== onyx ==
// enduro_video
module enduro_video(iRST_n,
                    iVGA_CLK,
                    show_cars,
                    car_user_x,
                    car2_x,
                    car2_y,
                    car3_x,
                    car3_y,
                    oBLANK_n,
                    oHS,
                    oVS,
                    b_data,
                    g_data,
                    r_data);
Size in the first run: ~80 I/O pins.
clock: 7.25 ns
lec_check: 0
abc_area: 1
cap_margin: 20
core_margin: 2
core_utilization: 72
cts_cluster_diameter: 103
cts_cluster_size: 37
hold_slack_margin: 0.3
place_density: 0.4
slew_margin: 20
run.sh (not shown) runs the stock make flow with config.mk's settings and CLKGATE_MAP_FILE=.
Both conditions hold for onyx: the flow ran to the end and the final layout passed the timing, DRC and antenna checks.
Changes in tundra relative to onyx:
==> flow/config.mk <==
export PLATFORM = sky130hd
export DESIGN_NAME = enduro_video
export DESIGN_NICKNAME = enduro_video
export VERILOG_FILES = /design/flow/design.v
export SDC_FILE = /design/flow/constraint.sdc
export NUM_CORES = 4
export LEC_CHECK = 0
export CAP_MARGIN = 15
export CORE_MARGIN = 2
export CORE_UTILIZATION = 72
export PLACE_DENSITY = 0.66
export SETUP_SLACK_MARGIN = 0.77
export SLEW_MARGIN = 20
==> flow/constraint.sdc <==
create_clock -name core_clock -period 6.15 [get_ports {iVGA_CLK}]
set_input_delay 1.2300 -clock core_clock [delete_from_list [all_inputs] [get_ports {iVGA_CLK}]]
set_output_delay 1.2300 -clock core_clock [all_outputs]
set_load 0.01 [all_outputs]
Findings:
- tundra: flow complete, layout not clean; failing: negative setup slack
- Ratio of routed vias to standard cells, tundra vs onyx: up by a little under 10%
- Compared with onyx, in tundra slack of the worst reg-to-reg path went down; count of standard-cell rows up 4.5%.
- From onyx to tundra the numbers moved as follows: total power consumption of the routed design saw an increase, share of the core filled with cells moved up, final worst slack -960 ps.
- Route | tundra vs onyx | wire longer in tundra
- Relative to onyx, overall die height has increased by 5.7 µm in tundra.
- Between onyx and tundra, the difference in cell count is negligible.
- Taking onyx as 1.0, tundra lands at 0.55 on critical path depth.
- On non-clock buffer area fraction after layout: tundra sits above onyx.

Setup of JK:
Starting RTL as in the previous note.
==> flow/design.v (excerpt) <==
module enduro_video(iRST_n,
                    iVGA_CLK,
                    show_cars,
                    car_user_x,
                    car2_x,
                    car2_y,
                    car3_x,
                    car3_y,
                    oBLANK_n,
                    oHS,
                    oVS,
                    b_data,
                    g_data,
                    r_data);
input iRST_n;
input iVGA_CLK;
input show_cars;
input [9:0] car_user_x;
input [9:0] car2_x;
input [9:0] car2_y;
input [9:0] car3_x;
input [9:0] car3_y;
output reg oBLANK_n;
output reg oHS;
output reg oVS;
output [7:0] b_data;
output [7:0] g_data;
output [7:0] r_data;
wire rst;
reg [18:0] ADDR;
wire [9:0] SCREEN_HEIGHT;
wire [10:0] SCREEN_WIDTH;
wire [5:0] CAR_WIDTH, CAR_HEIGHT;
wire [8:0] CAR_USER_Y;
wire [23:0] BGR_data_out;
assign SCREEN_HEIGHT = 10'd480;
assign SCREEN_WIDTH = 11'd640;
assign CAR_WIDTH = 6'd23;
assign CAR_HEIGHT = 6'd36;
assign CAR_USER_Y = SCREEN_HEIGHT - CAR_HEIGHT;
wire [23:0] bgr_data_raw;
wire cBLANK_n,cHS,cVS;
assign rst = ~iRST_n;
video_sync_generator LTM_ins (.vga_clk(iVGA_CLK),
                              .reset(rst),
                              .blank_n(cBLANK_n),
                              .HS(cHS),
                              .VS(cVS));
always@(posedge iVGA_CLK, negedge iRST_n)
begin
  if (!iRST_n)
     ADDR<=19'd0;
  else if (cHS==1'b0 && cVS==1'b0)
     ADDR<=19'd0;
  else if (cBLANK_n==1'b1)
     ADDR<=ADDR+1;
end
  ...
Settings: LEC_CHECK=0, ABC_AREA=1, CAP_MARGIN=20, CORE_MARGIN=2, CORE_UTILIZATION=71, CTS_CLUSTER_DIAMETER=334, CTS_CLUSTER_SIZE=72, HOLD_SLACK_MARGIN=0.3, PLACE_DENSITY_LB_ADDON=0.06, SETUP_SLACK_MARGIN=-0.68, SLEW_MARGIN=20; clock period 9.22 ns.
--- input diff JK..MS ---
# JK
export LEC_CHECK = 0
export ABC_AREA = 1
export CAP_MARGIN = 20
export CORE_MARGIN = 2
export CORE_UTILIZATION = 71
export CTS_CLUSTER_DIAMETER = 334
export CTS_CLUSTER_SIZE = 72
export HOLD_SLACK_MARGIN = 0.3
export PLACE_DENSITY_LB_ADDON = 0.06
export SETUP_SLACK_MARGIN = -0.68
export SLEW_MARGIN = 20
create_clock -name core_clock -period 9.22 [get_ports {iVGA_CLK}]
# MS
export LEC_CHECK = 0
export CAP_MARGIN = 0
export CORE_MARGIN = 2
export CORE_UTILIZATION = 40
export HOLD_SLACK_MARGIN = 0.23
export SLEW_MARGIN = 20
create_clock -name core_clock -period 15.0 [get_ports {iVGA_CLK}]
## What came out
- Every run in the comparison, JK and MS, completed the flow with a clean layout.
- The higher worst path buffer plus inverter count came out of JK.
- Per the comparison of MS with JK, non-clock buffer count increased 24%; floorplan die height increased 37%; wire length increased 4.7%; area of the core increased 89%.
- MS vs. JK: average routed wire per standard cell went up by 0.56 um.
- Compare JK and MS | die area lower: JK
- met5 as the top routing layer in use was reported by JK, and met4 by MS.
- JK → MS: final cell utilization of the core lost 33 points, synthesized cell count lost 7.3%.
Relative to MS, the following input files were edited for AL:
# MS
export LEC_CHECK = 0
export CAP_MARGIN = 0
export CORE_MARGIN = 2
export CORE_UTILIZATION = 40
export HOLD_SLACK_MARGIN = 0.23
export SLEW_MARGIN = 20
create_clock -name core_clock -period 15.0 [get_ports {iVGA_CLK}]
# AL
export LEC_CHECK = 0
export ABC_AREA = 0
export CAP_MARGIN = 20
export CORE_ASPECT_RATIO = 0.5
export CORE_MARGIN = 2
export CORE_UTILIZATION = 58
export CTS_CLUSTER_DIAMETER = 285
export CTS_CLUSTER_SIZE = 100
export HOLD_SLACK_MARGIN = 0.23
export PLACE_DENSITY = 0.83
export SLEW_MARGIN = 20
create_clock -name core_clock -period 15.0 [get_ports {iVGA_CLK}]
### Flow results
Looking only at highest achievable clock rate, and setting everything else aside, the lower value of AL and MS goes to AL.
From MS to AL the numbers moved as follows: yosys synthesis chip area closely matched the old numbers; clock network power share up 1.1 points; final cycle utilization of the critical path climbed 1.4 points; horizontal die dimension increased about 17%; peak fanout along the critical path went up by 11.
## Diff of input files: TR against AL
# AL
export LEC_CHECK = 0
export ABC_AREA = 0
export CAP_MARGIN = 20
export CORE_ASPECT_RATIO = 0.5
export CORE_MARGIN = 2
export CORE_UTILIZATION = 58
export CTS_CLUSTER_DIAMETER = 285
export CTS_CLUSTER_SIZE = 100
export HOLD_SLACK_MARGIN = 0.23
export PLACE_DENSITY = 0.83
export SLEW_MARGIN = 20
create_clock -name core_clock -period 15.0 [get_ports {iVGA_CLK}]
# TR
export LEC_CHECK = 0
export ABC_AREA = 0
export CAP_MARGIN = 20
export CORE_MARGIN = 2
export CORE_UTILIZATION = 58
export CTS_CLUSTER_DIAMETER = 285
export CTS_CLUSTER_SIZE = 100
export HOLD_SLACK_MARGIN = 0.23
export PLACE_DENSITY = 0.83
export SLEW_MARGIN = 20
export TNS_END_PERCENT = 15
create_clock -name core_clock -period 15.0 [get_ports {iVGA_CLK}]
==> results <==
Against AL, TR comes in 0.034 ns lower on transition time at the pin with the least slew margin.
Cell count of AL is on par with TR.
TR ends up with a portion of total power attributed to combinational logic that is 0.6 points lower than in AL.
The number of stages on the worst setup path of TR exceeds that of AL by 1.
Delta (TR minus AL): layout buffering overhead excluding clock cells saw little to no change; final worst clock skew saw a decrease; die area saw little to no change; post-route standard cell area excluding fillers saw little to no change.
NOTE highest clock frequency the design can meet AL->TR increased slightly
As far as hold slack is concerned, TR and AL perform about the same.
In terms of area overhead of the layout relative to synthesis, TR and AL differ only marginally.
Power and IR drop assume default switching activity.
